==> inputs of run F <==
Design cordic_advanced, start of the top module:
module cordic_advanced #(
    parameter DATA_WIDTH = 18,           
    parameter ANGLE_WIDTH = 32,          
    parameter ITERATIONS = 18,           
    parameter PIPELINE_STAGES = 18       
)(
    input  wire                         clk,
    input  wire                         rst_n,
    input  wire                         enable,
    input  wire signed [DATA_WIDTH-1:0] x_in,
    input  wire signed [DATA_WIDTH-1:0] y_in,
    input  wire signed [ANGLE_WIDTH-1:0] z_in,           
    input  wire                         data_valid_in,
    output wire                         data_ready_out,
    output wire signed [DATA_WIDTH:0]   x_out,
    output wire signed [DATA_WIDTH:0]   y_out,
    output wire signed [ANGLE_WIDTH-1:0] z_out,
    output wire                         data_valid_out,
    input  wire                         data_ready_in,
    output wire                         overflow,
    output wire [15:0]                  iterations_count,
  ...
export LEC_CHECK = 0
export CAP_MARGIN = 20
export CORE_ASPECT_RATIO = 0.5
export CORE_MARGIN = 2
export CORE_UTILIZATION = 72
export CTS_CLUSTER_DIAMETER = 363
export CTS_CLUSTER_SIZE = 100
export HOLD_SLACK_MARGIN = 0.29
export PLACE_DENSITY = 0.38
export SETUP_SLACK_MARGIN = 0.46
export SLEW_MARGIN = 20
create_clock -name core_clock -period 2.43 [get_ports {clk}]
run.sh (not shown) runs the stock make flow with config.mk's settings and CLKGATE_MAP_FILE=.
==> run B (differences from run F) <==
- CAP_MARGIN: 20 -> 15
- CELL_PAD_IN_SITES_DETAIL_PLACEMENT: default -> 1
- CELL_PAD_IN_SITES_GLOBAL_PLACEMENT: default -> 3
- CORE_ASPECT_RATIO: 0.5 -> 0.7
- CORE_MARGIN: 2 -> 9
- CORE_UTILIZATION: 72 -> 15
- CTS_CLUSTER_DIAMETER: 363 -> default
- CTS_CLUSTER_SIZE: 100 -> 14
- GPL_ROUTABILITY_DRIVEN: default -> 0
- GPL_TIMING_DRIVEN: default -> 0
- HOLD_SLACK_MARGIN: 0.29 -> default
- MAX_ROUTING_LAYER: default -> met4
- MIN_ROUTING_LAYER: default -> met1
- PLACE_DENSITY: 0.38 -> default
- PLACE_DENSITY_LB_ADDON: default -> 0.18
- SETUP_SLACK_MARGIN: 0.46 -> 1.46
- SLEW_MARGIN: 20 -> 40
- TNS_END_PERCENT: default -> 95
==> flow/constraint.sdc (replaced) <==
create_clock -name core_clock -period 6.37 [get_ports {clk}]
set_input_delay 1.2740 -clock core_clock [delete_from_list [all_inputs] [get_ports {clk}]]
set_output_delay 1.2740 -clock core_clock [all_outputs]
set_load 0.01 [all_outputs]
==> run Z (differences from run F) <==
- CELL_PAD_IN_SITES_DETAIL_PLACEMENT: default -> 2
- CORE_ASPECT_RATIO: 0.5 -> default
- CORE_UTILIZATION: 72 -> 40
- CTS_CLUSTER_DIAMETER: 363 -> default
- CTS_CLUSTER_SIZE: 100 -> default
- HOLD_SLACK_MARGIN: 0.29 -> default
- PLACE_DENSITY: 0.38 -> default
- SETUP_SLACK_MARGIN: 0.46 -> 1.23
==> flow/constraint.sdc (replaced) <==
create_clock -name core_clock -period 4.5 [get_ports {clk}]
set_input_delay 0.9000 -clock core_clock [delete_from_list [all_inputs] [get_ports {clk}]]
set_output_delay 0.9000 -clock core_clock [all_outputs]
set_load 0.01 [all_outputs]
==> run A (differences from run F) <==
- ABC_AREA: default -> 1
- CORE_ASPECT_RATIO: 0.5 -> 0.84
- CTS_CLUSTER_DIAMETER: 363 -> 386
- CTS_CLUSTER_SIZE: 100 -> 15
- HOLD_SLACK_MARGIN: 0.29 -> default
- PLACE_DENSITY: 0.38 -> default
- PLACE_DENSITY_LB_ADDON: default -> 0.3
- SETUP_SLACK_MARGIN: 0.46 -> 0.23
==> flow/constraint.sdc (replaced) <==
create_clock -name core_clock -period 1.7 [get_ports {clk}]
set_input_delay 0.3400 -clock core_clock [delete_from_list [all_inputs] [get_ports {clk}]]
set_output_delay 0.3400 -clock core_clock [all_outputs]
set_load 0.01 [all_outputs]
==> results <==
Full die area: run Z 0.314 mm^2; run A 0.196 mm^2; run B 0.860 mm^2; run F 0.176 mm^2
Quantity of I/O buffers inserted on ports: run Z 193; run A 193; run B 190; run F 193
Distinct lib cells: run Z 98; run A 61; run B 98; run F 98
Init Core Util: run Z 40.1%; run A 72.5%; run B 15.1%; run F 72.6%
YS chip area: run Z 0.124 mm^2; run A 0.139 mm^2; run B 0.124 mm^2; run F 0.124 mm^2
Result of the run: run Z stopped before the end; run A stopped before the end; run B timing/DRC/antenna clean; run F stopped before the end
Stage where the flow stopped: run Z 5_1_grt; run A 3_5_place_dp; run B -; run F 4_1_cts
Multiplexer share: run Z 7.16%; run A 0.00811%; run B 7.16%; run F 7.16%
Cell with the most instances after synthesis: run Z a21oi_1; run A nand2_1; run B a21oi_1; run F a21oi_1
Worst Setup Slack post-DPL: run Z 0.0276 ns; run A -; run B 0.376 ns; run F -1.50 ns
Area share of the largest cell type after synthesis: run Z 28.2%; run A 25.2%; run B 28.2%; run F 28.2%
Synthesized-area fraction occupied by xor and xnor cells: run Z 9.08%; run A 3.88%; run B 9.08%; run F 9.08%
Simple Share, Synth: run Z 15.4%; run A 31.8%; run B 15.4%; run F 15.4%
Clock sinks: run Z 1398; run A -; run B 1398; run F -
Core area: run Z 0.309 mm^2; run A 0.191 mm^2; run B 0.821 mm^2; run F 0.171 mm^2
Fraction of the yosys area taken by sequential cells: run Z 28.2%; run A 25.2%; run B 28.2%; run F 28.2%
Htree depth: run Z 4; run A -; run B 4; run F -
Floorplan die width: run Z 561 um; run A 483 um; run B 1100 um; run F 591 um

========
==> job 6305 <==
==> flow/design.v <==
`timescale 1ns / 1ps
module cordic_advanced #(
    parameter DATA_WIDTH = 18,           
    parameter ANGLE_WIDTH = 32,          
    parameter ITERATIONS = 18,           
    parameter PIPELINE_STAGES = 18       
)(
    input  wire                         clk,
    input  wire                         rst_n,
    input  wire                         enable,
    input  wire signed [DATA_WIDTH-1:0] x_in,
    input  wire signed [DATA_WIDTH-1:0] y_in,
    input  wire signed [ANGLE_WIDTH-1:0] z_in,           
    input  wire                         data_valid_in,
    output wire                         data_ready_out,
    output wire signed [DATA_WIDTH:0]   x_out,
    output wire signed [DATA_WIDTH:0]   y_out,
    output wire signed [ANGLE_WIDTH-1:0] z_out,
    output wire                         data_valid_out,
    input  wire                         data_ready_in,
    output wire                         overflow,
    output wire [15:0]                  iterations_count,
    output wire [31:0]                  throughput_counter
);
    localparam real CORDIC_GAIN = 1.646760258121;
    localparam signed [DATA_WIDTH-1:0] K_INVERSE = 
        (DATA_WIDTH == 16) ? 16'd19898 :
        (DATA_WIDTH == 18) ? 18'd79593 :
        (DATA_WIDTH == 20) ? 20'd318371 : 16'd19898;
    function [ANGLE_WIDTH-1:0] atan_lut;
        input integer idx;
        begin
            case(idx)
                0:  atan_lut = 32'h20000000;   
                1:  atan_lut = 32'h12E4051E;   
                2:  atan_lut = 32'h09FB385B;   
                3:  atan_lut = 32'h051111D4;   
                4:  atan_lut = 32'h028B0D43;   
                5:  atan_lut = 32'h0145D7E1;   
                6:  atan_lut = 32'h00A2F61E;   
                7:  atan_lut = 32'h00517C55;   
                8:  atan_lut = 32'h0028BE53;   
                9:  atan_lut = 32'h00145F2E;   
                10: atan_lut = 32'h000A2F98;   
                11: atan_lut = 32'h000517CC;   
                12: atan_lut = 32'h00028BE6;   
                13: atan_lut = 32'h000145F3;   
                14: atan_lut = 32'h0000A2F9;
                15: atan_lut = 32'h0000517D;
                16: atan_lut = 32'h000028BE;
                17: atan_lut = 32'h0000145F;
                18: atan_lut = 32'h00000A2F;
                19: atan_lut = 32'h00000518;
                20: atan_lut = 32'h0000028C;
                21: atan_lut = 32'h00000146;
                22: atan_lut = 32'h000000A3;
                23: atan_lut = 32'h00000051;
                24: atan_lut = 32'h00000028;
                25: atan_lut = 32'h00000014;
                26: atan_lut = 32'h0000000A;
                27: atan_lut = 32'h00000005;
                28: atan_lut = 32'h00000002;
                29: atan_lut = 32'h00000001;
                default: atan_lut = 32'h00000000;
            endcase
        end
    endfunction
    reg signed [DATA_WIDTH:0]   x_pipe [0:PIPELINE_STAGES];
    reg signed [DATA_WIDTH:0]   y_pipe [0:PIPELINE_STAGES];
    reg signed [ANGLE_WIDTH-1:0] z_pipe [0:PIPELINE_STAGES];
    reg                         valid_pipe [0:PIPELINE_STAGES];
    reg [15:0] iteration_counter;
    reg [31:0] throughput_cnt;
    reg        overflow_flag;
    assign data_ready_out = enable;
    assign data_valid_out = valid_pipe[PIPELINE_STAGES];
    assign iterations_count = iteration_counter;
    assign throughput_counter = throughput_cnt;
    assign overflow = overflow_flag;
    wire [1:0] quadrant;
    assign quadrant = z_in[ANGLE_WIDTH-1:ANGLE_WIDTH-2];
    always @(posedge clk or negedge rst_n) begin
        if (!rst_n) begin
            x_pipe[0] <= 0;
            y_pipe[0] <= 0;
            z_pipe[0] <= 0;
            valid_pipe[0] <= 0;
        end else if (enable && data_valid_in) begin
            valid_pipe[0] <= 1'b1;
            case (quadrant)
                2'b00, 2'b11: begin   
                    x_pipe[0] <= {x_in[DATA_WIDTH-1], x_in};
                    y_pipe[0] <= {y_in[DATA_WIDTH-1], y_in};
                    z_pipe[0] <= z_in;
                end
                2'b01: begin   
                    x_pipe[0] <= -{y_in[DATA_WIDTH-1], y_in};
                    y_pipe[0] <= {x_in[DATA_WIDTH-1], x_in};
                    z_pipe[0] <= {2'b00, z_in[ANGLE_WIDTH-3:0]};
                end
                2'b10: begin   
                    x_pipe[0] <= {y_in[DATA_WIDTH-1], y_in};
                    y_pipe[0] <= -{x_in[DATA_WIDTH-1], x_in};
                    z_pipe[0] <= {2'b11, z_in[ANGLE_WIDTH-3:0]};
                end
            endcase
        end else if (enable) begin
            valid_pipe[0] <= 0;
        end
    end
    genvar i;
    generate
        for (i = 0; i < PIPELINE_STAGES; i = i + 1) begin : cordic_pipeline
            wire decision_sign;
            wire signed [DATA_WIDTH:0] x_shifted, y_shifted;
            assign x_shifted = x_pipe[i] >>> i;
            assign y_shifted = y_pipe[i] >>> i;
            assign decision_sign = z_pipe[i][ANGLE_WIDTH-1];
            always @(posedge clk or negedge rst_n) begin
                if (!rst_n) begin
                    x_pipe[i+1] <= 0;
                    y_pipe[i+1] <= 0;
                    z_pipe[i+1] <= 0;
                    valid_pipe[i+1] <= 0;
                end else if (enable) begin
                    valid_pipe[i+1] <= valid_pipe[i];
                    if (valid_pipe[i]) begin
                        if (decision_sign) begin   
                            x_pipe[i+1] <= x_pipe[i] + y_shifted;
                            y_pipe[i+1] <= y_pipe[i] - x_shifted;
                            z_pipe[i+1] <= z_pipe[i] + atan_lut(i);
                        end else begin   
                            x_pipe[i+1] <= x_pipe[i] - y_shifted;
                            y_pipe[i+1] <= y_pipe[i] + x_shifted;
                            z_pipe[i+1] <= z_pipe[i] - atan_lut(i);
                        end
                    end else begin
                        x_pipe[i+1] <= x_pipe[i];
                        y_pipe[i+1] <= y_pipe[i];
                        z_pipe[i+1] <= z_pipe[i];
                    end
                end
            end
        end
    endgenerate
    assign x_out = x_pipe[PIPELINE_STAGES];
    assign y_out = y_pipe[PIPELINE_STAGES];
    assign z_out = z_pipe[PIPELINE_STAGES];
    always @(posedge clk or negedge rst_n) begin
        if (!rst_n) begin
            overflow_flag <= 0;
        end else begin
            if (valid_pipe[PIPELINE_STAGES]) begin
                overflow_flag <= (x_pipe[PIPELINE_STAGES] == {1'b1, {DATA_WIDTH{1'b0}}}) ||
                                 (y_pipe[PIPELINE_STAGES] == {1'b1, {DATA_WIDTH{1'b0}}});
            end
        end
    end
    always @(posedge clk or negedge rst_n) begin
        if (!rst_n) begin
            iteration_counter <= 0;
            throughput_cnt <= 0;
        end else begin
            if (data_valid_in && enable)
                iteration_counter <= iteration_counter + 1;
            if (data_valid_out && data_ready_in)
                throughput_cnt <= throughput_cnt + 1;
        end
    end
endmodule
module cordic_sincos #(
    parameter DATA_WIDTH = 18,
    parameter ANGLE_WIDTH = 32,
    parameter PIPELINE_STAGES = 18
)(
    input  wire                         clk,
    input  wire                         rst_n,
    input  wire                         enable,
    input  wire signed [ANGLE_WIDTH-1:0] angle,
    input  wire                         angle_valid,
    output wire                         angle_ready,
    output wire signed [DATA_WIDTH:0]   cos_out,
    output wire signed [DATA_WIDTH:0]   sin_out,
    output wire                         result_valid,
    input  wire                         result_ready
);
    localparam signed [DATA_WIDTH-1:0] K_INV = 
        (DATA_WIDTH == 16) ? 16'd19898 :
        (DATA_WIDTH == 18) ? 18'd79593 :
        (DATA_WIDTH == 20) ? 20'd318371 : 16'd19898;
    wire overflow;
    wire [15:0] iter_count;
    wire [31:0] throughput;
    cordic_advanced #(
        .DATA_WIDTH(DATA_WIDTH),
        .ANGLE_WIDTH(ANGLE_WIDTH),
        .ITERATIONS(PIPELINE_STAGES),
        .PIPELINE_STAGES(PIPELINE_STAGES)
    ) cordic_core (
        .clk(clk),
        .rst_n(rst_n),
        .enable(enable),
        .x_in(K_INV),
        .y_in({DATA_WIDTH{1'b0}}),
        .z_in(angle),
        .data_valid_in(angle_valid),
        .data_ready_out(angle_ready),
        .x_out(cos_out),
        .y_out(sin_out),
        .z_out(),
        .data_valid_out(result_valid),
        .data_ready_in(result_ready),
        .overflow(overflow),
        .iterations_count(iter_count),
        .throughput_counter(throughput)
    );
endmodule
==> flow/run.sh <==
#!/bin/bash
# the make line also repeats each setting of config.mk as NAME=value (left out here)
make -C /OpenROAD-flow-scripts/flow DESIGN_CONFIG=/design/flow/config.mk WORK_HOME=/design/flow/orfs CLKGATE_MAP_FILE= finish
==> flow/config.mk <==
export PLATFORM = sky130hd
export DESIGN_NAME = cordic_advanced
export DESIGN_NICKNAME = cordic_advanced
export VERILOG_FILES = /design/flow/design.v
export SDC_FILE = /design/flow/constraint.sdc
export NUM_CORES = 4
export LEC_CHECK = 0
export CAP_MARGIN = 20
export CELL_PAD_IN_SITES_DETAIL_PLACEMENT = 0
export CORE_ASPECT_RATIO = 1.22
export CORE_MARGIN = 2
export CORE_UTILIZATION = 19
export CTS_CLUSTER_SIZE = 10
export GPL_ROUTABILITY_DRIVEN = 0
export MAX_ROUTING_LAYER = met5
export SETUP_SLACK_MARGIN = 1.23
export SLEW_MARGIN = 5
export TNS_END_PERCENT = 90
==> flow/constraint.sdc <==
create_clock -name core_clock -period 6.36 [get_ports {clk}]
set_input_delay 1.2720 -clock core_clock [delete_from_list [all_inputs] [get_ports {clk}]]
set_output_delay 1.2720 -clock core_clock [all_outputs]
set_load 0.01 [all_outputs]
==> inputs of job 3265, as changes to job 6305 <==
- CELL_PAD_IN_SITES_DETAIL_PLACEMENT: 0 -> unset
- CORE_ASPECT_RATIO: 1.22 -> unset
- CORE_UTILIZATION: 19 -> 38
- CTS_CLUSTER_SIZE: 10 -> unset
- GPL_ROUTABILITY_DRIVEN: 0 -> unset
- MAX_ROUTING_LAYER: met5 -> unset
- SETUP_SLACK_MARGIN: 1.23 -> unset
- SLEW_MARGIN: 5 -> 20
- TNS_END_PERCENT: 90 -> unset
==> flow/constraint.sdc (replaced) <==
create_clock -name core_clock -period 4.32 [get_ports {clk}]
set_input_delay 0.8640 -clock core_clock [delete_from_list [all_inputs] [get_ports {clk}]]
set_output_delay 0.8640 -clock core_clock [all_outputs]
set_load 0.01 [all_outputs]
==> flow_summary_export.csv <==
group,metric,value,unit
sta,min_period_over_period,92.9,%
clock_tree,cts_hold_buf,1,
critical_path,r2r_end,"y_pipe[3][17]",
die,core,0.324,mm^2
layout,flop_area,0.0350,mm^2
place,place_hpwl,262000,um
global_route,grt_use_met1,27.1,%
critical_path,crit_arrival,4830,ps
routing,routed.top_layer,"met5",
critical_path,critPathCapture,"y_pipe[3][17]",
outcome,status,"timing/DRC/antenna clean",
clock_tree,cts_buffers,176,
sta,skew,76.2,ps
layout,nonClkBufAreaFrac,3.23,%
# the run above: job 3265

==> flow_summary_export.csv <==
group,metric,value,unit
synth,syn_avg_cell_area,8.30,um^2
layout,flop_area,0.0350,mm^2
critical_path,r2r_end,"z_pipe[10][29]",
sta,grt_setup_unrepaired,"no",
global_route,grt_use_met1,12.2,%
place,place_hpwl,260000,um
sta,skew,84.3,ps
outcome,status,"timing/DRC/antenna clean",
clock_tree,cts_tree,"done",
clock_tree,clkTransAtPathRegs,60,ps
clock_tree,cts_hold_buf,0,
critical_path,cpPeakStageDelay,820,ps
critical_path,crit_arrival,5440,ps
clock_tree,cts_buffers,183,
critical_path,critPathCapture,"z_pipe[10][29]",
routing,routed.top_layer,"met4",
clock_tree,h-tree-depth,4,
# the run above: job 6305

